File: config.mk
export PLATFORM = sky130hd
export DESIGN_NAME = Cordic
export DESIGN_NICKNAME = Cordic
export VERILOG_FILES = /design/flow/design.v
export SDC_FILE = /design/flow/constraint.sdc
export NUM_CORES = 4
export LEC_CHECK = 0
export CAP_MARGIN = 20
export CORE_MARGIN = 2
export CORE_UTILIZATION = 72
export CTS_CLUSTER_DIAMETER = 26
export CTS_CLUSTER_SIZE = 35
export PLACE_DENSITY_LB_ADDON = 0.24
export SETUP_SLACK_MARGIN = 0.68
export SLEW_MARGIN = 20
File: constraint.sdc
create_clock -name core_clock -period 3.3 [get_ports {clk}]
set_input_delay 0.6600 -clock core_clock [delete_from_list [all_inputs] [get_ports {clk}]]
set_output_delay 0.6600 -clock core_clock [all_outputs]
set_load 0.01 [all_outputs]
File: run.sh
#!/bin/bash
# the make line also repeats each setting of config.mk as NAME=value (left out here)
make -C /OpenROAD-flow-scripts/flow DESIGN_CONFIG=/design/flow/config.mk WORK_HOME=/design/flow/orfs CLKGATE_MAP_FILE= finish
File: design.v
`timescale 1ns / 1ps
module CordicMachine(
	input clk,
	input [12:0] x_0,
	input [12:0] y_0,
	input [12:0] z_0,
	input [31:0] stage,
	output reg [12:0] x_N,
	output reg [12:0] y_N,
	output reg [12:0] z_N
);
	reg [12:0] arctan [12:0];
	initial begin
	arctan[0] = 13'b0101101000000;
	arctan[1] = 13'b0011010100100;
	arctan[2] = 13'b0001110000010;
	arctan[3] = 13'b0000111001000;
	arctan[4] = 13'b0000011100100;
	arctan[5] = 13'b0000001110010;
	arctan[6] = 13'b0000000111001;
	arctan[7] = 13'b0000000011100;
	arctan[8] = 13'b0000000001110;
	arctan[9] = 13'b0000000000111;
	arctan[10] = 13'b0000000000011;
	arctan[11] = 13'b0000000000001;
	arctan[12] = 13'b0000000000000;
	end
	wire signed [12:0] x_s = x_0;
	wire signed [12:0] y_s = y_0;
	wire [12:0] x_sh = x_s >>> stage;
	wire [12:0] y_sh = y_s >>> stage;
	always @(posedge clk) begin
		if (stage != 10) begin
			x_N <= z_0[12] ? x_0 + y_sh : x_0 - y_sh;
			y_N <= z_0[12] ? y_0 - x_sh : y_0 + x_sh;
			z_N <= z_0[12] ? z_0 + arctan[stage] : z_0 - arctan[stage];
		end
	end
endmodule
`timescale 1ns / 1ps
module Cordic(
	input clk, 
	input [12:0] x_0,
	input [12:0] y_0,
	input [12:0] z_0,
	output [12:0] x_N,
	output [12:0] y_N,
	output [12:0] z_N
);
	wire [12:0] x0, y0, z0;
	wire [12:0] x1, y1, z1;
	wire [12:0] x2, y2, z2;
	wire [12:0] x3, y3, z3;
	wire [12:0] x4, y4, z4;
	wire [12:0] x5, y5, z5;
	wire [12:0] x6, y6, z6;
	wire [12:0] x7, y7, z7;
	wire [12:0] x8, y8, z8;
	wire [12:0] x9, y9, z9;
	CordicMachine C1 (.clk(clk), .x_0(x_0), .y_0(y_0), .z_0(z_0), .stage(0), .x_N(x0), .y_N(y0), .z_N(z0));
	CordicMachine C2 (.clk(clk), .x_0(x0), .y_0(y0), .z_0(z0), .stage(1), .x_N(x1), .y_N(y1), .z_N(z1));
	CordicMachine C3 (.clk(clk), .x_0(x1), .y_0(y1), .z_0(z1), .stage(2), .x_N(x2), .y_N(y2), .z_N(z2));
	CordicMachine C4 (.clk(clk), .x_0(x2), .y_0(y2), .z_0(z2), .stage(3), .x_N(x3), .y_N(y3), .z_N(z3));
	CordicMachine C5 (.clk(clk), .x_0(x3), .y_0(y3), .z_0(z3), .stage(4), .x_N(x4), .y_N(y4), .z_N(z4));
	CordicMachine C6 (.clk(clk), .x_0(x4), .y_0(y4), .z_0(z4), .stage(5), .x_N(x5), .y_N(y5), .z_N(z5));
	CordicMachine C7 (.clk(clk), .x_0(x5), .y_0(y5), .z_0(z5), .stage(6), .x_N(x6), .y_N(y6), .z_N(z6));
	CordicMachine C8 (.clk(clk), .x_0(x6), .y_0(y6), .z_0(z6), .stage(7), .x_N(x7), .y_N(y7), .z_N(z7));
	CordicMachine C9 (.clk(clk), .x_0(x7), .y_0(y7), .z_0(z7), .stage(8), .x_N(x8), .y_N(y8), .z_N(z8));
	CordicMachine C10 (.clk(clk), .x_0(x8), .y_0(y8), .z_0(z8), .stage(9), .x_N(x9), .y_N(y9), .z_N(z9));
	assign x_N = x9;
	assign y_N = y9;
	assign z_N = z9;
endmodule
==> out/summary.log, run 1 <==
qor: synth.xor_xnor_cells_area_fraction 13.4%
qor: synth.mux_area_share 1.62%
qor: synth.simple_gate_share 12.5%
qor: synth.avgSynthCellArea 9.00 um2
qor: synth.top_cell dfxtp_1
qor: synth.yosysChipArea 25,900 um2
qor: synth.synth.logic.top_family adder cells
qor: placed_design.place.detailed.hpwl 46,800 um
qor: cts.clock_tree.root_cell clkbuf_16
qor: synth.synth_compound_gate_area_share 17.9%
qor: run_status.outcome did not finish
qor: cts.cts-buffers-inserted 87
qor: synth.synth.cells.most_frequent 389 x dfxtp_1, 376 x ha_1, 274 x xnor2_1, 267 x a21oi_1, 233 x nor2_1
qor: die.floorplan.die.height 194 um
qor: synth.synth-seq-area-share 30.1%
qor: synth.post_synth_main_area_contributors dfxtp_1 30%, ha_1 18%, xnor2_1 9.3%, a21oi_1 5.2%, xor2_1 4.1%
qor: cts.max-clock-path-buffers 3
qor: run_status.stop_stage global routing
qor: synth.ff_type dfxtp_1
qor: die.num_rows 69
qor: die.core_util_floorplan 72.9%
qor: synth.synthDominantCellAreaShare 30.1%
qor: cts.ctsHtreeMaxLevel 3
qor: run_status.error_message [ERROR DPL-0038] Utilization greater than 100%, impossible to legalize
qor: die.die_outline_area 37,500 um2
qor: synth.yosys_cells 2,875
qor: die.ioPinCount 79
qor: synth.synth_nets 3,322
qor: synth.syn_inst 2,875
qor: synth.synthesis.yosys.warnings 1
qor: synth.synthDominantAreaCellType dfxtp_1
qor: die.fp.coreArea 35,500 um2
qor: placed_design.place.port_buffers 78
qor: synth.enable_flop_cells 0
qor: cts.numClockSinks 389
qor: synth.synthDistinctLibCells 79
qor: placed_design.placed_cells_incl_taps 3,410
qor: placed_design.gpl.final_weighted_congestion 0.953
qor: synth.syn-cell-area 25,900 um2
qor: synth.ys_async_sr_fraction 0%
qor: die.die_w 194 um
qor: synth.synth-seq-cells 389
qor: cts.cts_hold_repair.buffers 0
qor: synth.synth.cellmix.adderShare 20.6%
[through the flow]
step	setup WS, ns	instance area (um2)	setup TNS, ns	utilization [%]
after detailed placement	-0.0236	27400	-0.0451	77.2
after CTS	0.531	32800	0	92.5
after floorplan	0.607	26000	0	-
after global placement	0.0109	27400	0	77.2
[timing repair]
item	4_1_cts
hold endpoints to repair	0
setup endpoints to repair	122
gates resized	325
pin swaps	166
setup buffers	153
==> run 2, diff against run 1 <==
Settings changed: CTS_CLUSTER_DIAMETER 26 to unset, CTS_CLUSTER_SIZE 35 to unset, PLACE_DENSITY_LB_ADDON 0.24 to unset, SETUP_SLACK_MARGIN 0.68 to -0.23.
Clock period 3.3 ns to 2.49 ns, I/O delays scaled along.
==> out/summary.log, run 2 <==
qor: cts.max-clock-path-buffers 3 [unchanged]
qor: cts.clock_tree.root_cell clkbuf_16
qor: synth.post_synth_main_area_contributors dfxtp_1 30%, ha_1 18%, xnor2_1 9.3%, a21oi_1 5.2%, xor2_1 4.1%
qor: synth.enable_flop_cells 0 [unchanged]
qor: synth.synthDominantCellAreaShare 30.1% [unchanged]
qor: run_status.error_message [ERROR GRT-0116] Global routing finished with congestion. Check the congestion regions in the DRC Viewer.
qor: cts.numClockSinks 389 [unchanged]
qor: die.floorplan.die.height 194 um [unchanged]
qor: grt.gr_util_all_layers 75.4%
qor: die.core_util_floorplan 72.9% [unchanged]
qor: synth.syn-cell-area 25,900 um2 [unchanged]
qor: placed_design.place.detailed.hpwl 56,100 um [+20%]
qor: synth.synth.cells.most_frequent 389 x dfxtp_1, 376 x ha_1, 274 x xnor2_1, 267 x a21oi_1, 233 x nor2_1
qor: synth.top_cell dfxtp_1
qor: die.die_w 194 um [unchanged]
qor: die.fp.coreArea 35,500 um2 [unchanged]
qor: die.num_rows 69 [unchanged]
qor: synth.xor_xnor_cells_area_fraction 13.4% [unchanged]
qor: grt.gr-total-overflow 82
qor: synth.mux_area_share 1.62% [unchanged]
qor: synth.ff_type dfxtp_1
qor: die.ioPinCount 79 [unchanged]
qor: synth.synth_compound_gate_area_share 17.9% [unchanged]
qor: synth.avgSynthCellArea 9.00 um2 [unchanged]
qor: run_status.stop_stage global routing
qor: die.die_outline_area 37,500 um2 [unchanged]
qor: synth.yosysChipArea 25,900 um2 [unchanged]
qor: synth.synth-seq-cells 389 [unchanged]
qor: placed_design.detailedPlace.worstSlack -0.649 ns [-0.626 ns]
qor: synth.synthDominantAreaCellType dfxtp_1
qor: synth.synthDistinctLibCells 79 [unchanged]
qor: placed_design.dpl_cell_area 31,000 um2 [+13%]
qor: synth.synth-seq-area-share 30.1% [unchanged]
qor: synth.synth.logic.top_family adder cells
qor: placed_design.place.port_buffers 78 [unchanged]
qor: cts.cts-buffers-inserted 42 [-52%]
qor: synth.synth.cellmix.adderShare 20.6% [unchanged]
qor: synth.synth_nets 3,322 [unchanged]
qor: synth.yosys_cells 2,875 [unchanged]
qor: run_status.outcome did not finish
qor: synth.syn_inst 2,875 [unchanged]
qor: cts.cts_hold_repair.buffers 0 [unchanged]
qor: synth.synthesis.yosys.warnings 1 [unchanged]
qor: placed_design.gpl.final_weighted_congestion 0.960 [+0.82%]
qor: cts.ctsHtreeMaxLevel 2 [-1]
qor: synth.simple_gate_share 12.5% [unchanged]
qor: synth.ys_async_sr_fraction 0% [unchanged]
==> run 2: layer usage <==
layer,GRT overflow,GRT usage [%]
met4,45,75.7
met3,3,61.3
met5,0,33.8
met1,1,72.9
met2,33,93.2
==> run 2: what timing repair did <==
item | CTS
buffers inserted | 27
pin swaps | 63
resized | 170
endpoints found under the setup margin | 59
==> run 2: through the flow <==
step | cells | setup TNS [ns]
after floorplan | 2875 | -5.18
after global placement | 3893 | -12.98
after detailed placement | 3893 | -23.36
after CTS | 3989 | -15.26
==> run 3, diff against run 2 <==
Settings changed: SETUP_SLACK_MARGIN -0.23 to unset.
Clock period 2.49 ns to 2.19 ns, I/O delays scaled along.
==> out/summary.log, run 3 <==
qor: synth.synthesis.yosys.warnings 1 [unchanged]
qor: synth.synth-seq-area-share 30.1% [unchanged]
qor: run_status.outcome did not finish
qor: synth.synthDominantAreaCellType dfxtp_1
qor: synth.synth.cellmix.adderShare 20.6% [unchanged]
qor: synth.synthDistinctLibCells 79 [unchanged]
qor: synth.ff_type dfxtp_1
qor: synth.enable_flop_cells 0 [unchanged]
qor: synth.xor_xnor_cells_area_fraction 13.4% [unchanged]
qor: placed_design.dpl_cell_area 33,600 um2 [+8.4%]
qor: synth.synth.logic.top_family adder cells
qor: synth.syn_inst 2,875 [unchanged]
qor: placed_design.place.detailed.hpwl 71,100 um [+27%]
qor: die.die_outline_area 37,500 um2 [unchanged]
qor: synth.ys_async_sr_fraction 0% [unchanged]
qor: synth.post_synth_main_area_contributors dfxtp_1 30%, ha_1 18%, xnor2_1 9.3%, a21oi_1 5.2%, xor2_1 4.1%
qor: synth.synth-seq-cells 389 [unchanged]
qor: die.floorplan.die.height 194 um [unchanged]
qor: die.ioPinCount 79 [unchanged]
qor: synth.synth.cells.most_frequent 389 x dfxtp_1, 376 x ha_1, 274 x xnor2_1, 267 x a21oi_1, 233 x nor2_1
qor: synth.mux_area_share 1.62% [unchanged]
qor: synth.yosys_cells 2,875 [unchanged]
qor: die.fp.coreArea 35,500 um2 [unchanged]
qor: synth.simple_gate_share 12.5% [unchanged]
qor: die.core_util_floorplan 72.9% [unchanged]
qor: synth.synth_compound_gate_area_share 17.9% [unchanged]
qor: run_status.stop_stage clock tree synthesis
qor: synth.synth_nets 3,322 [unchanged]
qor: run_status.error_message [ERROR DPL-0038] Utilization greater than 100%, impossible to legalize
qor: synth.top_cell dfxtp_1
qor: synth.yosysChipArea 25,900 um2 [unchanged]
qor: synth.syn-cell-area 25,900 um2 [unchanged]
qor: placed_design.detailedPlace.worstSlack -0.971 ns [-0.321 ns]
qor: placed_design.gpl.final_weighted_congestion 0.977 [+1.8%]
qor: synth.avgSynthCellArea 9.00 um2 [unchanged]
qor: die.die_w 194 um [unchanged]
qor: die.num_rows 69 [unchanged]
qor: synth.synthDominantCellAreaShare 30.1% [unchanged]
qor: placed_design.place.port_buffers 78 [unchanged]
-- run 3: per-stage QoR --
stage               instances  hold WS [ns]
floorplan                2875         0.310
global placement         4111         0.310
detailed placement       4111         0.313
==> run 4, diff against run 3 <==
Settings changed: CTS_CLUSTER_SIZE set to 39, SETUP_SLACK_MARGIN set to -0.21.
Clock period 2.19 ns to 2.68 ns, I/O delays scaled along.
==> out/summary.log, run 4 <==
qor: run_status.outcome failed layout checks
qor: run_status.violatedChecks setup timing
qor: finish.final_standard_cell_utilization_of_the_core 88.2%
qor: setup_path.worstPathBufferInverterCount 3
qor: die.core_util_floorplan 72.9% [unchanged]
qor: final_timing.drv_slew 0
qor: final_timing.max-slew-margin-rel 54.7%
qor: drt.drt_pre_antenna_iters 8
qor: synth.synthesis.yosys.warnings 1 [unchanged]
qor: finish.design.final.nets 3,715
qor: grt.grt_start_max_net_pins 34
qor: final_timing.fmaxAchievable 335 MHz
qor: setup_path.timing.critical_path.to_type flip-flop
qor: drt.drtAntennaViolNets 0
qor: die.fp.coreArea 35,500 um2 [unchanged]
qor: synth.synthDominantAreaCellType dfxtp_1
qor: cts.cts.reportedPaths.clkPinSlew 0.07 ns
qor: setup_path.timing_worst_setup_path_type reg -> reg
qor: setup_path.worst_r2r_path_depth 14
qor: synth.synth_nets 3,322 [unchanged]
qor: finish.syn_to_final_growth 21.0%
qor: synth.synth-seq-area-share 30.1% [unchanged]
qor: grt.number_of_global_route_vias_before_repair 24,585
qor: hold_path.holdCritStartpoint C2.z_N[0]
qor: cts.cts-buffers-inserted 43
qor: placed_design.placed_cells_incl_taps 3,677 [-11%]
qor: synth.enable_flop_cells 0 [unchanged]
qor: drt.route.vias.total 23,724
qor: die.ioPinCount 79 [unchanged]
qor: cts.max-clock-path-buffers 3
qor: finish.fillerInstances 1,738
qor: placed_design.place.detailed.hpwl 51,100 um [-28%]
qor: drt.routed_wire_length 76,100 um
qor: final_timing.rsz0062_at_grt true
qor: drt.post-route-drc-count 0
qor: hold_path.hold_end C3.z_N[0]
qor: drt.initialDrtViolationCount 1,688
qor: synth.syn_inst 2,875 [unchanged]
qor: cts.ctsHtreeMaxLevel 2
qor: synth.synth-seq-cells 389 [unchanged]
qor: cts.clock_insertion_delay_worst_skew 0.61 ns
qor: synth.syn-cell-area 25,900 um2 [unchanged]
qor: setup_path.crit-reg2reg-capture C9.y_N[10]
qor: placed_design.dpl_cell_area 29,300 um2 [-13%]
qor: setup_path.slowest_stage a2111oi_2
qor: grt.antenna_violations_before_repair 1
qor: final_timing.hold_violations_final 0
qor: synth.top_cell dfxtp_1
qor: synth.synth.logic.top_family adder cells
qor: synth.yosysChipArea 25,900 um2 [unchanged]
qor: setup_path.crit_path_max_incr_delay 0.43 ns
qor: setup_path.reg2reg_slack -0.31 ns
qor: die.die_outline_area 37,500 um2 [unchanged]
qor: setup_path.crit_path_start_kind flip-flop
qor: synth.synthDistinctLibCells 79 [unchanged]
qor: synth.avgSynthCellArea 9.00 um2 [unchanged]
qor: grt.gr-total-overflow 0
qor: setup_path.crit_chain inv_1, ha_2, nand2_1, ha_1, mux2_2, ha_4, nand2_1, o21ai_2, nor4_4, nor3_2, a2111oi_2, buf_4, buf_4, xnor2_1
qor: synth.simple_gate_share 12.5% [unchanged]
qor: setup_path.worst_setup_path_endpoint C9.y_N[10]
qor: finish.postLayoutCellArea 31,300 um2
qor: synth.synth.cells.most_frequent 389 x dfxtp_1, 376 x ha_1, 274 x xnor2_1, 267 x a21oi_1, 233 x nor2_1
qor: final_timing.worst-slew-pin-transition 0.679 ns
qor: final_timing.fin_worst_hold_slack 0.327 ns
qor: cts.cts_hold_repair.buffers 0
qor: finish.finalNonFillerCells 3,762
qor: setup_path.critical_path_required 3.20 ns
qor: drt.post_drt_via_cell_ratio 6.31
qor: setup_path.worstSetupPathDepth 14
qor: hold_path.min_delay_path_depth 0
qor: job.max_cap_viol_count 0
qor: setup_path.critical_path_peak_fanout 3
qor: cts.clock_tree.root_cell clkbuf_16
qor: synth.ys_async_sr_fraction 0% [unchanged]
qor: hold_path.hold_crit_path_type reg -> reg
qor: synth.synth_compound_gate_area_share 17.9% [unchanged]
qor: synth.synthDominantCellAreaShare 30.1% [unchanged]
qor: final_timing.final_setup_violation_count 64
qor: placed_design.place.port_buffers 78 [unchanged]
qor: placed_design.gpl.final_weighted_congestion 0.955 [-2.3%]
qor: grt.gr_util_all_layers 38.1%
qor: synth.synth.cellmix.adderShare 20.6% [unchanged]
qor: setup_path.worstReg2RegStart C8.x_N[8]
qor: drt.wl_per_cell 20.2 um
qor: job.warnings 62
qor: die.num_rows 69 [unchanged]
qor: final_timing.min_period 2.99 ns
qor: die.floorplan.die.height 194 um [unchanged]
qor: die.die_w 194 um [unchanged]
qor: final_timing.post-route-worst-setup-slack -0.307 ns
qor: synth.yosys_cells 2,875 [unchanged]
qor: grt.wire_length_of_the_first_global_routing_pass 119,000 um
qor: cts.tritoncts done
qor: synth.xor_xnor_cells_area_fraction 13.4% [unchanged]
qor: cts.numClockSinks 389
qor: final_timing.min_period_over_period 111%
qor: synth.post_synth_main_area_contributors dfxtp_1 30%, ha_1 18%, xnor2_1 9.3%, a21oi_1 5.2%, xor2_1 4.1%
qor: synth.mux_area_share 1.62% [unchanged]
qor: synth.ff_type dfxtp_1
qor: setup_path.worstSetupStartpoint C8.x_N[8]
qor: final_timing.finalClockSkew 0.0336 ns
qor: setup_path.arrival 3.51 ns
qor: setup_path.timing.critical_path.max_delay_family adder cells
[run 4: layout make-up]
cell class	instances	area [um2]	share of cell area, %
flip-flops and latches	389	7820	25.0
multi-input cells	2225	17500	55.8
clock inverters	17	258	0.823
clock buffers	60	1230	3.93
inverters	220	826	2.64
repair buffers	389	3120	9.95
well taps	461	577	1.84
diodes	1	2.50	0.00799
[run 4: metrics by stage]
stage,setup TNS [ns],setup slack (ns)
after floorplan,-2.27,-0.166
after global placement,-3.66,-0.458
after detailed placement,-7.46,-0.574
after CTS,-6.33,-0.232
after global routing,-14.93,-0.395
final,-6.41,-0.307
[run 4: routing by layer]
metal	up-vias	global-route usage [%]	wire length [um]
met4	0	22.6	5220
met1	11158	40.0	27500
met3	458	6.24	4930
li1	10909	-	-
met2	1199	71.0	38400
met5	-	0	0
[run 4: timing repair]
item | CTS | global route
endpoints found under the setup margin | 12 | 57
buffers inserted | 2 | 5
pin swaps | 3 | 31
resized | 17 | 97
==> run 5, diff against run 4 <==
Settings changed: ABC_AREA set to 1, CELL_PAD_IN_SITES_DETAIL_PLACEMENT set to 1, CORE_ASPECT_RATIO set to 1.61, CORE_UTILIZATION 72 to 25, CTS_CLUSTER_SIZE 39 to unset, MIN_ROUTING_LAYER set to met2, PLACE_DENSITY_LB_ADDON set to 0.01, SETUP_SLACK_MARGIN -0.21 to unset.
Clock period 2.68 ns to 2.64 ns, I/O delays scaled along.
==> out/summary.log, run 5 <==
qor: drt.route.met2.wl 71,400 um [+86%]
qor: synth.synth-seq-area-share 27.0% [-3.1 points]
qor: grt.antenna_violations_before_repair 0 [-1]
qor: finish.design.final.nets 4,786 [+29%]
qor: drt.detailroute.wirelength.met3 30,400 um [+520%]
qor: final_timing.final_setup_violation_count 0 [-100%]
qor: drt.post-route-drc-count 0 [unchanged]
qor: placed_design.gpl.final_weighted_congestion 0.889 [-6.9%]
qor: placed_design.detailedPlace.worstSlack -0.0669 ns [+0.507 ns]
qor: synth.synthDominantAreaCellType dfxtp_1
qor: setup_path.crit_chain inv_1, ha_1, nand2_1, nand2_1, nand3_1, nand2_2, inv_1, ha_1, a21o_1, a31oi_1, nand3_1, xor2_1
qor: setup_path.worstSetupStartpoint C7.y_N[8]
qor: synth.yosysChipArea 28,800 um2 [+11%]
qor: setup_path.timing.critical_path.to_type flip-flop
qor: drt.drt_pre_antenna_iters 6 [-2]
qor: synth.syn_inst 4,007 [+39%]
qor: setup_path.timing.critical_path.max_delay_family simple AND/OR/NAND/NOR gates
qor: setup_path.crit_path_max_incr_delay 0.37 ns [-0.06 ns]
qor: synth.ys_async_sr_fraction 0% [unchanged]
qor: synth.ff_type dfxtp_1
qor: synth.synthesis.yosys.warnings 1 [unchanged]
qor: die.fp.coreArea 115,000 um2 [+220%]
qor: synth.mux_area_share 0.0695% [-1.6 points]
qor: setup_path.worstReg2RegStart C7.y_N[8]
qor: final_timing.max-slew-margin-rel 56.6% [+1.9 points]
qor: setup_path.crit_path_start_kind flip-flop
qor: drt.wl_per_cell 18.5 um [-8.8%]
qor: setup_path.worst_setup_path_endpoint C8.x_N[9]
qor: synth.enable_flop_cells 0 [unchanged]
qor: finish.combGateArea 19,400 um2 [+11%]
qor: drt.drtAntennaViolNets 0 [unchanged]
qor: job.max_cap_viol_count 0 [unchanged]
qor: final_timing.drv_slew 0 [unchanged]
qor: final_timing.fmaxAchievable 397 MHz [+19%]
qor: drt.top_signal_layer_used met5
qor: final_timing.worst-slew-pin-transition 0.644 ns [-0.0345 ns]
qor: die.core_util_floorplan 25.1% [-48 points]
qor: synth.yosys_cells 4,007 [+39%]
qor: finish.seqCellArea 7820 um2 [about the same]
qor: hold_path.holdCritStartpoint C3.z_N[2]
qor: hold_path.hold_crit_path_type reg -> reg
qor: die.num_rows 158 [+130%]
qor: final_timing.min_period_over_period 95.5% [-16 points]
qor: grt.wire_length_of_the_first_global_routing_pass 166,000 um [+40%]
qor: finish.fillerInstances 14,082 [+710%]
qor: die.ioPinCount 79 [unchanged]
qor: die.die_w 271 um [+40%]
qor: synth.post_synth_main_area_contributors dfxtp_1 27%, ha_1 16%, nand2_1 12%, xor2_1 8.2%, inv_1 7.1%
qor: synth.synth_compound_gate_area_share 11.7% [-6.3 points]
qor: hold_path.hold_end C4.z_N[2]
qor: finish.syn_to_final_growth 23.3%
qor: synth.synth.cellmix.adderShare 18.5% [-2.1 points]
qor: grt.gr-total-overflow 0 [unchanged]
qor: setup_path.critical_path_required 3.19 ns [about the same]
qor: drt.initialDrtViolationCount 4,665 [+180%]
qor: setup_path.arrival 3.07 ns [-0.44 ns]
qor: setup_path.slowest_stage ha_1
qor: cts.clock_tree.root_cell clkbuf_16
qor: placed_design.place.detailed.hpwl 89,400 um [+75%]
qor: synth.synthDominantCellAreaShare 27.0% [-3.1 points]
qor: synth.synthDistinctLibCells 43 [-46%]
qor: setup_path.crit-reg2reg-capture C8.x_N[9]
qor: drt.met1_length 0 um [-100%]
qor: synth.synth_nets 4,454 [+34%]
qor: setup_path.timing_worst_setup_path_type reg -> reg
qor: final_timing.finalClockSkew 0.0173 ns [-0.0163 ns]
qor: die.die_outline_area 118,000 um2 [+210%]
qor: synth.synth.cells.most_frequent 916 x nand2_1, 543 x inv_1, 389 x dfxtp_1, 376 x ha_1, 316 x nand3_1
qor: hold_path.min_delay_path_depth 0 [unchanged]
qor: setup_path.reg2reg_slack 0.12 ns [+0.43 ns]
qor: cts.ctsHtreeMaxLevel 2 [unchanged]
qor: placed_design.dpl_cell_area 33,000 um2 [+13%]
qor: cts.max-clock-path-buffers 3 [unchanged]
qor: placed_design.place.port_buffers 78 [unchanged]
qor: synth.syn-cell-area 28,800 um2 [+11%]
qor: drt.routed_wire_length 109,000 um [+43%]
qor: synth.synth.logic.top_family simple AND/OR/NAND/NOR gates
qor: setup_path.critical_path_peak_fanout 5 [+2]
qor: grt.gr_util_all_layers 28.0% [-10 points]
qor: final_timing.rsz0062_at_grt true
qor: drt.route.vias.total 37,631 [+59%]
qor: cts.cts.reportedPaths.clkPinSlew 0.06 ns [about the same]
qor: setup_path.worstSetupPathDepth 12 [-2]
qor: setup_path.worst_r2r_path_depth 12 [-2]
qor: cts.clock_insertion_delay_worst_skew 0.64 ns [+0.03 ns]
qor: drt.post_drt_via_cell_ratio 6.38 [+1.2%]
qor: synth.synth-seq-cells 389 [unchanged]
qor: run_status.outcome finished clean
qor: cts.cts-buffers-inserted 49 [+14%]
qor: final_timing.hold_violations_final 0 [unchanged]
qor: die.floorplan.die.height 435 um [+120%]
qor: cts.numClockSinks 389 [unchanged]
qor: setup_path.worstPathBufferInverterCount 2 [-1]
qor: grt.number_of_global_route_vias_before_repair 42,069 [+71%]
qor: synth.simple_gate_share 24.0% [+12 points]
qor: finish.postLayoutCellArea 35,500 um2 [+13%]
qor: synth.top_cell nand2_1
qor: grt.grt_start_max_net_pins 26 [-24%]
qor: synth.xor_xnor_cells_area_fraction 10.8% [-2.6 points]
qor: synth.avgSynthCellArea 7.19 um2 [-20%]
qor: cts.tritoncts done
qor: job.warnings 59 [-4.8%]
qor: final_timing.post-route-worst-setup-slack 0.119 ns [+0.427 ns]
qor: final_timing.min_period 2.52 ns [-0.467 ns]
qor: final_timing.setup-tns-final 0 ns [+6.41 ns]
run 5: area by class of cell:
cell class                      instances  share of cell area [%]
Antenna cell                            2                  0.0141
Clock buffer                           68                    4.08
Clock inverter                         20                   0.927
Inverter                              549                    5.80
Multi-Input combinational cell       3036                    54.5
Sequential cell                       389                    22.0
Tap cell                             1520                    5.36
Timing Repair Buffer                  314                    7.30
run 5: metal layers:
metal	up-vias	global-route usage (%)
met5	-	0.329
met4	2	3.77
met3	596	26.5
met2	9637	43.2
met1	13742	-
li1	13654	-
run 5: what timing repair did:
item	4_1_cts	5_1_grt
pin swaps	0	17
gates cloned	0	0
endpoints found under the setup margin	7	99
gates resized	7	180
hold buffers	0	0
buffers inserted	0	5
run 5: through the flow:
| stage | utilization (%) | hold slack (ns) | std cells |
|---|---|---|---|
| 2_1_floorplan | - | 0.310 | 4007 |
| 3_3_place_gp | 28.8 | 0.310 | 5803 |
| 3_5_place_dp | 28.8 | 0.313 | 5803 |
| 4_1_cts | 30.4 | 0.288 | 5891 |
| 5_1_grt | 31.0 | 0.303 | 5896 |
| 6_report | 31.0 | 0.323 | 5898 |
==> run 6, diff against run 5 <==
Settings changed: ABC_AREA 1 to unset, CELL_PAD_IN_SITES_DETAIL_PLACEMENT 1 to unset, CELL_PAD_IN_SITES_GLOBAL_PLACEMENT set to 2, CORE_ASPECT_RATIO 1.61 to 1.8, CORE_UTILIZATION 25 to 23, CTS_CLUSTER_DIAMETER set to 218, CTS_CLUSTER_SIZE set to 11, GPL_ROUTABILITY_DRIVEN set to 1, HOLD_SLACK_MARGIN set to 0.14, MAX_ROUTING_LAYER set to met5, MIN_ROUTING_LAYER met2 to unset, PLACE_DENSITY_LB_ADDON 0.01 to 0.07, TNS_END_PERCENT set to 5.
Clock period 2.64 ns to 1.85 ns, I/O delays scaled along.
==> out/summary.log, run 6 <==
qor: cts.cts.reportedPaths.clkPinSlew 0.06 ns [about the same]
qor: grt.grt_start_max_net_pins 21 [-19%]
qor: final_timing.post-route-worst-setup-slack -0.919 ns [-1.04 ns]
qor: setup_path.critical_path_required 2.34 ns [-0.85 ns]
qor: synth.synth_compound_gate_area_share 17.9% [+6.3 points]
qor: drt.post_drt_via_cell_ratio 4.36 [-32%]
qor: synth.enable_flop_cells 0 [unchanged]
qor: setup_path.crit_path_max_incr_delay 0.33 ns [-0.04 ns]
qor: final_timing.min_period 2.77 ns [+0.248 ns]
qor: cts.ctsHtreeMaxLevel 2 [unchanged]
qor: setup_path.critical_path_peak_fanout 2 [-3]
qor: final_timing.drv_slew 0 [unchanged]
qor: synth.ff_type dfxtp_1
qor: final_timing.fin_worst_hold_slack 0.220 ns [-0.103 ns]
qor: synth.ys_async_sr_fraction 0% [unchanged]
qor: setup_path.crit-reg2reg-capture C9.x_N[11]
qor: finish.combGateArea 19,900 um2 [+2.7%]
qor: synth.synth-seq-area-share 30.1% [+3.1 points]
qor: final_timing.finalClockSkew 0.0312 ns [+0.0139 ns]
qor: setup_path.arrival 3.26 ns [+0.19 ns]
qor: finish.finalNonFillerCells 5,504 [-6.7%]
qor: finish.fillerInstances 11,521 [-18%]
qor: synth.synth.cells.most_frequent 389 x dfxtp_1, 376 x ha_1, 274 x xnor2_1, 267 x a21oi_1, 233 x nor2_1
qor: drt.post-route-drc-count 0 [unchanged]
qor: synth.synth.cellmix.adderShare 20.6% [+2.1 points]
qor: job.max_cap_viol_count 0 [unchanged]
qor: drt.drtAntennaViolNets 0 [unchanged]
qor: final_timing.max-slew-margin-rel 67.0% [+10 points]
qor: die.fp.coreArea 112,000 um2 [-2.4%]
qor: finish.syn_to_final_growth 56.1%
qor: hold_path.min_delay_path_depth 1 [+1]
qor: finish.design.final.nets 4,443 [-7.2%]
qor: synth.syn-cell-area 25,900 um2 [-10%]
qor: grt.gr-total-overflow 0 [unchanged]
qor: synth.synthDominantAreaCellType dfxtp_1
qor: cts.tritoncts done
qor: cts.numClockSinks 389 [unchanged]
qor: setup_path.worstSetupStartpoint C8.y_N[8]
qor: run_status.violatedChecks setup timing
qor: drt.routed_wire_length 87,600 um [-19%]
qor: synth.synthDistinctLibCells 79 [+84%]
qor: synth.syn_inst 2,875 [-28%]
qor: cts.cts-buffers-inserted 41 [-16%]
qor: die.num_rows 165 [+4.4%]
qor: grt.antenna_violations_before_repair 1 [+1]
qor: synth.avgSynthCellArea 9.00 um2 [+25%]
qor: setup_path.worstReg2RegStart C8.y_N[8]
qor: drt.diodes 0 [-2]
qor: final_timing.hold_violations_final 0 [unchanged]
qor: setup_path.crit_chain inv_2, ha_4, and2_4, inv_2, ha_4, mux2i_4, ha_4, or3_1, a41oi_2, nor2b_1, o21a_1, o41a_1, xor2_1
qor: grt.gr_util_all_layers 15.3% [-13 points]
qor: setup_path.timing.critical_path.max_delay_family AND-OR/OR-AND gates
qor: synth.synth_nets 3,322 [-25%]
qor: finish.seqCellArea 7880 um2 [+0.77%]
qor: setup_path.slowest_stage dfxtp_2
qor: synth.xor_xnor_cells_area_fraction 13.4% [+2.6 points]
qor: synth.synthDominantCellAreaShare 30.1% [+3.1 points]
qor: final_timing.final_setup_violation_count 232 [+232]
qor: job.warnings 61 [+3.4%]
qor: setup_path.timing.critical_path.to_type flip-flop
qor: placed_design.place.detailed.hpwl 73,500 um [-18%]
qor: setup_path.worst_r2r_path_depth 13 [+1]
qor: synth.top_cell dfxtp_1
qor: cts.clock_tree.root_cell clkbuf_16
qor: placed_design.placed_cells_incl_taps 5,424 [-6.5%]
qor: die.die_w 254 um [-6.4%]
qor: synth.post_synth_main_area_contributors dfxtp_1 30%, ha_1 18%, xnor2_1 9.3%, a21oi_1 5.2%, xor2_1 4.1%
qor: drt.initialDrtViolationCount 459 [-90%]
qor: die.core_util_floorplan 23.1% [-2.0 points]
qor: final_timing.min_period_over_period 150% [+54 points]
qor: hold_path.hold_end C1.z_N[3]
qor: synth.yosysChipArea 25,900 um2 [-10%]
qor: setup_path.worstSetupPathDepth 13 [+1]
qor: synth.yosys_cells 2,875 [-28%]
qor: run_status.outcome failed layout checks
qor: cts.max-clock-path-buffers 3 [unchanged]
qor: die.ioPinCount 79 [unchanged]
qor: die.die_outline_area 115,000 um2 [-2.3%]
qor: placed_design.place.port_buffers 78 [unchanged]
qor: final_timing.worst-slew-pin-transition 0.491 ns [-0.153 ns]
qor: cts.clock_insertion_delay_worst_skew 0.62 ns [-0.02 ns]
qor: die.floorplan.die.height 454 um [+4.5%]
qor: synth.synth-seq-cells 389 [unchanged]
qor: setup_path.reg2reg_slack -0.92 ns [-1.04 ns]
qor: setup_path.crit_top_cell ha_4
qor: drt.drt_pre_antenna_iters 6 [unchanged]
qor: hold_path.hold_crit_path_type in -> reg
qor: synth.simple_gate_share 12.5% [-12 points]
qor: hold_path.holdCritStartpoint z_0[3]
qor: final_timing.rsz0062_at_grt true
qor: setup_path.crit_path_start_kind flip-flop
qor: final_timing.fmaxAchievable 361 MHz [-9.0%]
qor: drt.wl_per_cell 15.9 um [-14%]
qor: setup_path.timing_worst_setup_path_type reg -> reg
qor: synth.mux_area_share 1.62% [+1.6 points]
qor: synth.synthesis.yosys.warnings 1 [unchanged]
qor: setup_path.worstPathBufferInverterCount 2 [unchanged]
qor: synth.synth.logic.top_family adder cells
qor: placed_design.gpl.final_weighted_congestion 0.865 [-2.7%]
qor: grt.number_of_global_route_vias_before_repair 26,134 [-38%]
qor: setup_path.worst_setup_path_endpoint C9.x_N[11]
qor: grt.wire_length_of_the_first_global_routing_pass 135,000 um [-19%]
qor: drt.route.vias.total 24,013 [-36%]
-- run 6: final cells by class --
type,count,share of cell area (%)
Tap cell,1503,4.66
Clock buffer,44,2.57
Sequential cell,389,19.5
Multi-Input combinational cell,2225,49.2
Clock inverter,4,0.186
Inverter,220,2.09
Timing Repair Buffer,1119,21.8
-- run 6: per-layer routing --
layer | part of all wire, % | wire length (um) | up-vias | track usage, %
met5 | 0 | 0 | - | 0
met4 | 5.2 | 4550 | 0 | 7.26
met3 | 1.7 | 1470 | 145 | 1.45
met2 | 65 | 56800 | 238 | 36.0
met1 | 28 | 24800 | 11318 | 11.0
li1 | - | - | 12312 | -
-- run 6: stage by stage --
step | area, um2 | TNS [ns] | worst slack [ns] | utilization, %
after floorplan | 26300 | -72.29 | -0.829 | -
after global placement | 36300 | -158.91 | -1.22 | 32.4
after detailed placement | 36300 | -161.19 | -1.17 | 32.4
after CTS | 39400 | -106.14 | -0.979 | 35.2
after global routing | 40400 | -125.76 | -1.02 | 36.1
final | 40400 | -95.20 | -0.919 | 36.1
-- run 6: what timing repair did --
| action | CTS | global route |
|---|---|---|
| resized | 490 | 198 |
| endpoints found under the setup margin | 298 | 268 |
| setup buffers | 20 | 16 |
| hold buffers | 1 | 0 |
| pin swaps | 208 | 102 |
| hold endpoints to repair | 1 | 0 |
==> run 7, diff against run 6 <==
Settings changed: ABC_AREA set to 1, CAP_MARGIN 20 to 0, CELL_PAD_IN_SITES_GLOBAL_PLACEMENT 2 to unset, CORE_ASPECT_RATIO 1.8 to 1.23, CORE_UTILIZATION 23 to 72, CTS_CLUSTER_DIAMETER 218 to unset, CTS_CLUSTER_SIZE 11 to 97, GPL_ROUTABILITY_DRIVEN 1 to unset, MAX_ROUTING_LAYER met5 to unset, PLACE_DENSITY_LB_ADDON 0.07 to unset, TNS_END_PERCENT 5 to 10.
Clock period 1.85 ns to 2.39 ns, I/O delays scaled along.
==> out/summary.log, run 7 <==
qor: drt.diodes 0 [unchanged]
qor: synth.avgSynthCellArea 7.19 um2 [-20%]
qor: final_timing.final_setup_violation_count 5 [-98%]
qor: setup_path.critical_path_required 2.85 ns [+0.51 ns]
qor: final_timing.fmaxAchievable 406 MHz [+13%]
qor: setup_path.crit_path_start_kind flip-flop
qor: finish.postLayoutCellArea 33,900 um2 [-16%]
qor: drt.route.vias.total 28,155 [+17%]
qor: setup_path.timing.critical_path.to_type flip-flop
qor: setup_path.crit-reg2reg-capture C10.x_N[11]
qor: job.warnings 61 [unchanged]
qor: die.fp.coreArea 39,600 um2 [-65%]
qor: setup_path.worstPathBufferInverterCount 1 [-1]
qor: cts.ctsHtreeMaxLevel 2 [unchanged]
qor: synth.synth-seq-area-share 27.0% [-3.1 points]
qor: synth.synth_nets 4,454 [+34%]
qor: synth.synthDominantCellAreaShare 27.0% [-3.1 points]
qor: final_timing.drv_slew 0 [unchanged]
qor: grt.number_of_global_route_vias_before_repair 27,644 [+5.8%]
qor: setup_path.crit_path_max_incr_delay 0.38 ns [+0.05 ns]
qor: final_timing.min_period_over_period 103% [-47 points]
qor: final_timing.setup-tns-final -0.153 ns [+95.05 ns]
qor: drt.drt_pre_antenna_iters 8 [+2]
qor: synth.mux_area_share 0.0695% [-1.6 points]
qor: hold_path.min_delay_path_depth 0 [-1]
qor: setup_path.worst_r2r_path_depth 9 [-4]
qor: synth.synth-seq-cells 389 [unchanged]
qor: setup_path.worstSetupPathDepth 9 [-4]
qor: setup_path.crit_chain inv_1, nand2_1, a22oi_1, ha_1, a21oi_1, nand2_1, nand3_1, nand3_1, xor2_1
qor: final_timing.rsz0062_at_grt true
qor: setup_path.worst_setup_path_endpoint C10.x_N[11]
qor: final_timing.finalClockSkew 0.0243 ns [-0.00691 ns]
qor: finish.syn_to_final_growth 17.5%
qor: synth.synthesis.yosys.warnings 1 [unchanged]
qor: drt.post-route-drc-count 0 [unchanged]
qor: setup_path.reg2reg_slack -0.07 ns [+0.85 ns]
qor: die.num_rows 81 [-51%]
qor: setup_path.timing_worst_setup_path_type reg -> reg
qor: cts.clock_tree.root_cell clkbuf_16
qor: die.die_outline_area 41,600 um2 [-64%]
qor: hold_path.holdCritStartpoint C1.z_N[1]
qor: run_status.outcome failed layout checks
qor: grt.globalRoute.busiestLayer met2
qor: synth.xor_xnor_cells_area_fraction 10.8% [-2.6 points]
qor: synth.syn-cell-area 28,800 um2 [+11%]
qor: grt.grt_start_max_net_pins 26 [+24%]
qor: grt.global_route.usage.met2 68.4% [+32 points]
qor: setup_path.timing.critical_path.max_delay_family AND-OR/OR-AND gates
qor: synth.ff_type dfxtp_1
qor: setup_path.worstReg2RegStart C9.z_N[12]
qor: setup_path.slowest_stage ha_1
qor: placed_design.dpl_cell_area 31,300 um2 [-14%]
qor: drt.wl_per_cell 16.2 um [+1.9%]
qor: final_timing.max-slew-margin-rel 57.6% [-9.4 points]
qor: grt.global_route.usage.met3 4.60% [+3.1 points]
qor: grt.antenna_violations_before_repair 0 [-1]
qor: synth.ys_async_sr_fraction 0% [unchanged]
qor: die.ioPinCount 79 [unchanged]
qor: cts.max-clock-path-buffers 3 [unchanged]
qor: hold_path.hold_crit_path_type reg -> reg
qor: synth.synth.cells.most_frequent 916 x nand2_1, 543 x inv_1, 389 x dfxtp_1, 376 x ha_1, 316 x nand3_1
qor: cts.cts-buffers-inserted 43 [+4.9%]
qor: setup_path.worstSetupStartpoint C9.z_N[12]
qor: synth.simple_gate_share 24.0% [+12 points]
qor: run_status.violatedChecks setup timing
qor: final_timing.hold_violations_final 0 [unchanged]
qor: synth.enable_flop_cells 0 [unchanged]
qor: final_timing.worst-slew-pin-transition 0.630 ns [+0.138 ns]
qor: die.die_w 184 um [-27%]
qor: grt.gr_util_all_layers 35.8% [+21 points]
qor: synth.synth.cellmix.adderShare 18.5% [-2.1 points]
qor: drt.routed_wire_length 78,600 um [-10%]
qor: synth.syn_inst 4,007 [+39%]
qor: grt.gr-total-overflow 0 [unchanged]
qor: grt.wire_length_of_the_first_global_routing_pass 123,000 um [-9.4%]
qor: drt.post_drt_via_cell_ratio 5.81 [+33%]
qor: synth.synth.logic.top_family simple AND/OR/NAND/NOR gates
qor: synth.synthDominantAreaCellType dfxtp_1
qor: placed_design.place.port_buffers 78 [unchanged]
qor: finish.design.final.nets 4,721 [+6.3%]
qor: setup_path.arrival 2.93 ns [-0.33 ns]
qor: placed_design.gpl.final_weighted_congestion 0.991 [+15%]
qor: cts.clock_insertion_delay_worst_skew 0.58 ns [-0.04 ns]
qor: hold_path.hold_end C2.z_N[1]
qor: setup_path.critical_path_peak_fanout 11 [+9]
qor: synth.yosys_cells 4,007 [+39%]
qor: drt.drtAntennaViolNets 0 [unchanged]
qor: synth.synthDistinctLibCells 43 [-46%]
qor: cts.numClockSinks 389 [unchanged]
qor: die.floorplan.die.height 226 um [-50%]
qor: synth.post_synth_main_area_contributors dfxtp_1 27%, ha_1 16%, nand2_1 12%, xor2_1 8.2%, inv_1 7.1%
qor: final_timing.fin_worst_hold_slack 0.309 ns [+0.0894 ns]
qor: drt.initialDrtViolationCount 1,846 [+300%]
qor: final_timing.post-route-worst-setup-slack -0.0702 ns [+0.849 ns]
qor: synth.top_cell nand2_1
qor: cts.tritoncts done
qor: synth.yosysChipArea 28,800 um2 [+11%]
qor: synth.synth_compound_gate_area_share 11.7% [-6.3 points]
qor: die.core_util_floorplan 72.7% [+50 points]
qor: final_timing.min_period 2.46 ns [-0.309 ns]
qor: grt.use_met1 35.5% [+24 points]
qor: cts.cts.reportedPaths.clkPinSlew 0.06 ns [about the same]
qor: job.max_cap_viol_count 0 [unchanged]
qor: placed_design.place.detailed.hpwl 57,200 um [-22%]
-- run 7: repair_timing --
action | in CTS | in global routing
endpoints found under the setup margin | 15 | 113
resized | 15 | 258
buffers inserted | 0 | 15
pin swaps | 0 | 36
hold buffers | 0 | 0
-- run 7: metal layers --
metal | part of all wire [%] | routed length, um
met2 | 52 | 40800
met3 | 5.1 | 3970
met1 | 36 | 28000
met4 | 7.4 | 5830
met5 | 0 | 0
-- run 7: per-stage QoR --
stage               utilization (%)  cells  worst slack (ns)
floorplan                         -   4007             0.189
global placement               78.9   4753           -0.0793
detailed placement             78.9   4753            -0.134
CTS                            82.7   4832          0.000293
global route                   85.4   4847            -0.271
finish                         85.4   4847           -0.0702
-- run 7: layout make-up --
class / instances / area, um2
Multi-Input combinational cell: 3036 / 19700
Tap cell: 539 / 674
Inverter: 549 / 2080
Fill cell: 2495 / 5780
Clock inverter: 24 / 282
Clock buffer: 55 / 1170
Timing Repair Buffer: 255 / 2140
Sequential cell: 389 / 7820
==> run 8, diff against run 7 <==
Settings changed: ABC_AREA 1 to unset, CAP_MARGIN 0 to 35, CORE_ASPECT_RATIO 1.23 to unset, CTS_CLUSTER_DIAMETER set to 40, CTS_CLUSTER_SIZE 97 to 35, HOLD_SLACK_MARGIN 0.14 to -0.09, PLACE_DENSITY set to 0.43, SETUP_SLACK_MARGIN set to -0.2, TNS_END_PERCENT 10 to unset.
Clock period 2.39 ns to 2.62 ns, I/O delays scaled along.
==> out/summary.log, run 8 <==
qor: synth.synth-seq-cells 389 [unchanged]
qor: synth.synth_nets 3,322 [-25%]
qor: grt.gr-total-overflow 61
qor: synth.synth.logic.top_family adder cells
qor: synth.post_synth_main_area_contributors dfxtp_1 30%, ha_1 18%, xnor2_1 9.3%, a21oi_1 5.2%, xor2_1 4.1%
qor: synth.synthDistinctLibCells 79 [+84%]
qor: synth.yosysChipArea 25,900 um2 [-10%]
qor: synth.top_cell dfxtp_1
qor: run_status.error_message [ERROR GRT-0232] Routing congestion too high. Check the congestion heatmap in the GUI.
qor: cts.max-clock-path-buffers 3 [unchanged]
qor: synth.simple_gate_share 12.5% [-12 points]
qor: run_status.stop_stage global routing
qor: synth.synthesis.yosys.warnings 1 [unchanged]
qor: synth.syn_inst 2,875 [-28%]
qor: synth.xor_xnor_cells_area_fraction 13.4% [+2.6 points]
qor: cts.numClockSinks 389 [unchanged]
qor: die.core_util_floorplan 72.9% [+0.26 points]
qor: placed_design.detailedPlace.worstSlack -0.564 ns [-0.431 ns]
qor: die.floorplan.die.height 194 um [-14%]
qor: synth.ff_type dfxtp_1
qor: synth.synth.cells.most_frequent 389 x dfxtp_1, 376 x ha_1, 274 x xnor2_1, 267 x a21oi_1, 233 x nor2_1
qor: synth.synth-seq-area-share 30.1% [+3.1 points]
qor: synth.enable_flop_cells 0 [unchanged]
qor: placed_design.dpl_cell_area 30,000 um2 [-4.0%]
qor: synth.synth.cellmix.adderShare 20.6% [+2.1 points]
qor: placed_design.place.port_buffers 78 [unchanged]
qor: run_status.outcome did not finish
qor: synth.synth_compound_gate_area_share 17.9% [+6.3 points]
qor: die.die_w 194 um [+5.0%]
qor: placed_design.gpl.final_weighted_congestion 0.954 [-3.7%]
qor: die.num_rows 69 [-15%]
qor: synth.mux_area_share 1.62% [+1.6 points]
qor: cts.ctsHtreeMaxLevel 2 [unchanged]
qor: die.fp.coreArea 35,500 um2 [-10%]
qor: die.ioPinCount 79 [unchanged]
qor: synth.ys_async_sr_fraction 0% [unchanged]
qor: cts.cts-buffers-inserted 52 [+21%]
qor: grt.gr_util_all_layers 74.8%
qor: synth.syn-cell-area 25,900 um2 [-10%]
qor: placed_design.place.detailed.hpwl 51,400 um [-10%]
qor: synth.synthDominantCellAreaShare 30.1% [+3.1 points]
qor: synth.synthDominantAreaCellType dfxtp_1
qor: cts.clock_tree.root_cell clkbuf_16
qor: synth.yosys_cells 2,875 [-28%]
qor: synth.avgSynthCellArea 9.00 um2 [+25%]
qor: die.die_outline_area 37,500 um2 [-10%]
-- run 8: metal layers --
metal | track usage, % | GRT overflow
met5 | 32.2 | 2
met4 | 79.9 | 30
met3 | 60.7 | 5
met2 | 92.7 | 23
met1 | 70.5 | 1
-- run 8: timing repair --
action / in CTS
hold buffers: 0
pin swaps: 25
gates resized: 65
setup buffers: 14
setup endpoints to repair: 33
-- run 8: metrics by stage --
stage | hold WS [ns] | std cells
2_1_floorplan | 0.310 | 2875
3_3_place_gp | 0.311 | 3764
3_5_place_dp | 0.312 | 3764
4_1_cts | 0.326 | 3874
==> run 9, diff against run 8 <==
Settings changed: ABC_AREA set to 1, CAP_MARGIN 35 to 20, CTS_CLUSTER_DIAMETER 40 to 351, CTS_CLUSTER_SIZE 35 to 15, HOLD_SLACK_MARGIN -0.09 to -0.08, PLACE_DENSITY 0.43 to unset, PLACE_DENSITY_LB_ADDON set to 0.26, SETUP_SLACK_MARGIN -0.2 to 0.21, SLEW_MARGIN 20 to 40.
Clock period 2.62 ns to 1.73 ns, I/O delays scaled along.
==> out/summary.log, run 9 <==
qor: synth.synthDominantAreaCellType dfxtp_1
qor: synth.simple_gate_share 24.0% [+12 points]
qor: die.fp.coreArea 39,600 um2 [+12%]
qor: synth.synth.logic.top_family simple AND/OR/NAND/NOR gates
qor: synth.ys_async_sr_fraction 0% [unchanged]
qor: synth.synth-seq-area-share 27.0% [-3.1 points]
qor: die.die_outline_area 41,600 um2 [+11%]
qor: synth.synthDominantCellAreaShare 27.0% [-3.1 points]
qor: synth.ff_type dfxtp_1
qor: die.floorplan.die.height 204 um [+5.4%]
qor: placed_design.place.port_buffers 78 [unchanged]
qor: die.num_rows 73 [+5.8%]
qor: synth.synth_nets 4,454 [+34%]
qor: synth.synthDistinctLibCells 43 [-46%]
qor: synth.synth-seq-cells 389 [unchanged]
qor: synth.mux_area_share 0.0695% [-1.6 points]
qor: synth.avgSynthCellArea 7.19 um2 [-20%]
qor: synth.synth.cells.most_frequent 916 x nand2_1, 543 x inv_1, 389 x dfxtp_1, 376 x ha_1, 316 x nand3_1
qor: run_status.outcome did not finish
qor: synth.syn_inst 4,007 [+39%]
qor: die.ioPinCount 79 [unchanged]
qor: placed_design.placed_cells_incl_taps 5,367 [+43%]
qor: synth.synth.cellmix.adderShare 18.5% [-2.1 points]
qor: synth.post_synth_main_area_contributors dfxtp_1 27%, ha_1 16%, nand2_1 12%, xor2_1 8.2%, inv_1 7.1%
qor: run_status.stop_stage clock tree synthesis
qor: synth.syn-cell-area 28,800 um2 [+11%]
qor: run_status.error_message [ERROR DPL-0038] Utilization greater than 100%, impossible to legalize
qor: synth.top_cell nand2_1
qor: synth.yosys_cells 4,007 [+39%]
qor: placed_design.detailedPlace.worstSlack -0.880 ns [-0.315 ns]
qor: die.die_w 204 um [+5.4%]
qor: synth.enable_flop_cells 0 [unchanged]
qor: placed_design.place.detailed.hpwl 113,000 um [+120%]
qor: synth.synth_compound_gate_area_share 11.7% [-6.3 points]
qor: synth.yosysChipArea 28,800 um2 [+11%]
qor: synth.synthesis.yosys.warnings 1 [unchanged]
qor: placed_design.gpl.final_weighted_congestion 1.02 [+6.4%]
qor: die.core_util_floorplan 72.6% [-0.28 points]
qor: synth.xor_xnor_cells_area_fraction 10.8% [-2.6 points]
## run 9: stage by stage
stage | cell area (um2) | util (%)
detailed placement | 38900 | 98.1
floorplan | 31800 | -
global placement | 38900 | 98.1
==> run 10, diff against run 9 <==
Settings changed: CELL_PAD_IN_SITES_DETAIL_PLACEMENT set to 0, CORE_ASPECT_RATIO set to 0.92, CORE_UTILIZATION 72 to 25, CTS_CLUSTER_DIAMETER 351 to unset, CTS_CLUSTER_SIZE 15 to 43, GPL_TIMING_DRIVEN set to 1, HOLD_SLACK_MARGIN -0.08 to unset, MIN_ROUTING_LAYER set to met2, PLACE_DENSITY_LB_ADDON 0.26 to 0.01, SETUP_SLACK_MARGIN 0.21 to unset.
Clock period 1.73 ns to 3.63 ns, I/O delays scaled along.
==> out/summary.log, run 10 <==
qor: die.num_rows 119 [+63%]
qor: drt.drt_pre_antenna_iters 6
qor: synth.mux_area_share 0.0695% [unchanged]
qor: finish.design.final.nets 4,574
qor: synth.synthDominantAreaCellType dfxtp_1
qor: synth.synth_compound_gate_area_share 11.7% [unchanged]
qor: placed_design.place.detailed.hpwl 74,500 um [-34%]
qor: setup_path.arrival 3.55 ns
qor: die.core_util_floorplan 25.2% [-47 points]
qor: cts.tritoncts done
qor: grt.gr_util_all_layers 23.4%
qor: die.fp.coreArea 114,000 um2 [+190%]
qor: drt.drtAntennaViolNets 0
qor: setup_path.timing_worst_setup_path_type reg -> reg
qor: final_timing.setup-tns-final 0 ns
qor: setup_path.critical_path_required 4.21 ns
qor: synth.simple_gate_share 24.0% [unchanged]
qor: synth.enable_flop_cells 0 [unchanged]
qor: setup_path.critical_path_peak_fanout 4
qor: placed_design.placed_cells_incl_taps 5,582 [+4.0%]
qor: synth.ys_async_sr_fraction 0% [unchanged]
qor: cts.clock_tree.root_cell clkbuf_16
qor: finish.fillerInstances 12,586
qor: grt.antenna_violations_before_repair 1
qor: cts.numClockSinks 389
qor: grt.number_of_global_route_vias_before_repair 40,622
qor: synth.synth-seq-cells 389 [unchanged]
qor: cts.cts_hold_repair.buffers 0
qor: job.warnings 58
qor: synth.synthDistinctLibCells 43 [unchanged]
qor: finish.syn_to_final_growth 15.6%
qor: hold_path.hold_crit_path_type reg -> reg
qor: setup_path.crit_chain inv_1, ha_1, nand3_1, nor2_1, nand2_1, o21ai_0, xnor2_1, inv_1, ha_1, inv_1, nor3_1, nand4_1, nand3_1, xor2_1
qor: synth.synth.logic.top_family simple AND/OR/NAND/NOR gates
qor: drt.initialDrtViolationCount 3,773
qor: drt.post-route-drc-count 0
qor: final_timing.worst-slew-pin-transition 0.863 ns
qor: grt.wire_length_of_the_first_global_routing_pass 144,000 um
qor: setup_path.slowest_stage ha_1
qor: synth.synthDominantCellAreaShare 27.0% [unchanged]
qor: final_timing.hold_violations_final 0
qor: drt.post_drt_via_cell_ratio 6.37
qor: synth.ff_type dfxtp_1
qor: final_timing.max-slew-margin-rel 41.9%
qor: cts.ctsHtreeMaxLevel 2
qor: setup_path.crit_top_cell inv_1
qor: synth.yosysChipArea 28,800 um2 [unchanged]
qor: setup_path.worst_setup_path_endpoint C2.y_N[11]
qor: setup_path.timing.critical_path.max_delay_family simple AND/OR/NAND/NOR gates
qor: finish.finalNonFillerCells 5,684
qor: job.max_cap_viol_count 0
qor: setup_path.crit_path_start_kind flip-flop
qor: synth.avgSynthCellArea 7.19 um2 [unchanged]
qor: setup_path.reg2reg_slack 0.66 ns
qor: die.die_w 358 um [+75%]
qor: final_timing.min_period_over_period 81.7%
qor: setup_path.crit-reg2reg-capture C2.y_N[11]
qor: synth.xor_xnor_cells_area_fraction 10.8% [unchanged]
qor: setup_path.worstPathBufferInverterCount 3
qor: synth.synth_nets 4,454 [unchanged]
qor: die.die_outline_area 118,000 um2 [+180%]
qor: drt.routed_wire_length 91,800 um
qor: cts.max-clock-path-buffers 3
qor: synth.post_synth_main_area_contributors dfxtp_1 27%, ha_1 16%, nand2_1 12%, xor2_1 8.2%, inv_1 7.1%
qor: final_timing.fmaxAchievable 337 MHz
qor: hold_path.holdCritStartpoint C3.z_N[1]
qor: synth.synth-seq-area-share 27.0% [unchanged]
qor: synth.synthesis.yosys.warnings 1 [unchanged]
qor: synth.syn-cell-area 28,800 um2 [unchanged]
qor: final_timing.finalClockSkew 0.0288 ns
qor: setup_path.worstSetupPathDepth 14
qor: final_timing.final_setup_violation_count 0
qor: hold_path.hold_end C4.z_N[1]
qor: cts.cts_resized 0
qor: setup_path.timing.critical_path.to_type flip-flop
qor: synth.syn_inst 4,007 [unchanged]
qor: die.ioPinCount 79 [unchanged]
qor: placed_design.gpl.final_weighted_congestion 0.854 [-16%]
qor: final_timing.drv_slew 0
qor: die.floorplan.die.height 330 um [+62%]
qor: final_timing.rsz0062_at_grt false
qor: setup_path.worstSetupStartpoint C1.x_N[1]
qor: synth.synth.cellmix.adderShare 18.5% [unchanged]
qor: synth.yosys_cells 4,007 [unchanged]
qor: run_status.outcome finished clean
qor: cts.cts.reportedPaths.clkPinSlew 0.06 ns
qor: drt.wl_per_cell 16.2 um
qor: cts.clock_insertion_delay_worst_skew 0.69 ns
qor: final_timing.min_period 2.97 ns
qor: synth.synth.cells.most_frequent 916 x nand2_1, 543 x inv_1, 389 x dfxtp_1, 376 x ha_1, 316 x nand3_1
qor: cts.postCtsSetupBuffers 0
qor: synth.top_cell nand2_1
qor: cts.cts-buffers-inserted 55
qor: setup_path.crit_path_max_incr_delay 0.37 ns
qor: grt.gr-total-overflow 0
qor: placed_design.place.port_buffers 78 [unchanged]
qor: grt.grt_start_max_net_pins 29
qor: setup_path.worstReg2RegStart C1.x_N[1]
qor: setup_path.worst_r2r_path_depth 14
qor: drt.route.vias.total 36,207
qor: hold_path.min_delay_path_depth 0
[run 10: layer usage]
metal | track usage [%] | wire (um) | up-vias
li1 | - | - | 13236
met1 | - | 0 | 13317
met2 | 27.1 | 48600 | 9224
met3 | 33.6 | 39500 | 416
met4 | 3.22 | 3440 | 14
met5 | 2.84 | 331 | -
[run 10: stage by stage]
step	utilization (%)	instance area, um2	setup slack [ns]	hold WS (ns)
after global placement	27.5	31400	0.653	0.311
after global routing	29.1	33300	0.335	0.338
after detailed placement	27.5	31400	0.632	0.313
after CTS	29.1	33300	0.783	0.326
after floorplan	-	28800	1.43	0.310
final	29.1	33300	0.665	0.323
[run 10: layout make-up]
| type | count | area (um2) | area share [%] |
|---|---|---|---|
| Sequential cell | 389 | 7790 | 23.4 |
| Multi-Input combinational cell | 3036 | 18700 | 56.3 |
| Clock inverter | 27 | 349 | 1.05 |
| Inverter | 549 | 2060 | 6.19 |
| Tap cell | 1512 | 1890 | 5.68 |
| Antenna cell | 1 | 2.50 | 0.00751 |
| Clock buffer | 74 | 1560 | 4.68 |
| Timing Repair Buffer | 96 | 916 | 2.75 |
==> run 11, diff against run 10 <==
Settings changed: CELL_PAD_IN_SITES_DETAIL_PLACEMENT 0 to unset, CORE_ASPECT_RATIO 0.92 to unset, CORE_UTILIZATION 25 to 72, CTS_CLUSTER_DIAMETER set to 374, CTS_CLUSTER_SIZE 43 to 100, GPL_TIMING_DRIVEN 1 to unset, MIN_ROUTING_LAYER met2 to unset, PLACE_DENSITY_LB_ADDON 0.01 to unset, SETUP_SLACK_MARGIN set to 0.41, SLEW_MARGIN 40 to 20.
Clock period 3.63 ns to 1.41 ns, I/O delays scaled along.
==> out/summary.log, run 11 <==
qor: synth.synth.logic.top_family simple AND/OR/NAND/NOR gates
qor: synth.post_synth_main_area_contributors dfxtp_1 27%, ha_1 16%, nand2_1 12%, xor2_1 8.2%, inv_1 7.1%
qor: placed_design.gpl.final_weighted_congestion 1.03 [+20%]
qor: synth.synth_nets 4,454 [unchanged]
qor: die.die_w 204 um [-43%]
qor: run_status.stop_stage detailed placement
qor: synth.synth.cellmix.adderShare 18.5% [unchanged]
qor: synth.syn-cell-area 28,800 um2 [unchanged]
qor: synth.synthesis.yosys.warnings 1 [unchanged]
qor: synth.synth-seq-cells 389 [unchanged]
qor: die.floorplan.die.height 204 um [-38%]
qor: synth.synthDominantCellAreaShare 27.0% [unchanged]
qor: die.core_util_floorplan 72.6% [+47 points]
qor: synth.synth_compound_gate_area_share 11.7% [unchanged]
qor: synth.synthDistinctLibCells 43 [unchanged]
qor: die.num_rows 73 [-39%]
qor: run_status.outcome did not finish
qor: synth.synthDominantAreaCellType dfxtp_1
qor: synth.synth-seq-area-share 27.0% [unchanged]
qor: run_status.error_message [ERROR DPL-0038] Utilization greater than 100%, impossible to legalize
qor: synth.syn_inst 4,007 [unchanged]
qor: synth.yosys_cells 4,007 [unchanged]
qor: synth.ff_type dfxtp_1
qor: die.die_outline_area 41,600 um2 [-65%]
qor: synth.synth.cells.most_frequent 916 x nand2_1, 543 x inv_1, 389 x dfxtp_1, 376 x ha_1, 316 x nand3_1
qor: die.ioPinCount 79 [unchanged]
qor: synth.avgSynthCellArea 7.19 um2 [unchanged]
qor: synth.yosysChipArea 28,800 um2 [unchanged]
qor: synth.mux_area_share 0.0695% [unchanged]
qor: synth.enable_flop_cells 0 [unchanged]
qor: placed_design.place.port_buffers 78 [unchanged]
qor: die.fp.coreArea 39,600 um2 [-65%]
qor: synth.simple_gate_share 24.0% [unchanged]
qor: synth.ys_async_sr_fraction 0% [unchanged]
qor: synth.xor_xnor_cells_area_fraction 10.8% [unchanged]
qor: synth.top_cell nand2_1
## run 11: stage by stage
stage | hold slack, ns | TNS, ns | worst slack (ns)
3_3_place_gp | 0.310 | -144.38 | -0.802
2_1_floorplan | 0.310 | -79.85 | -0.592
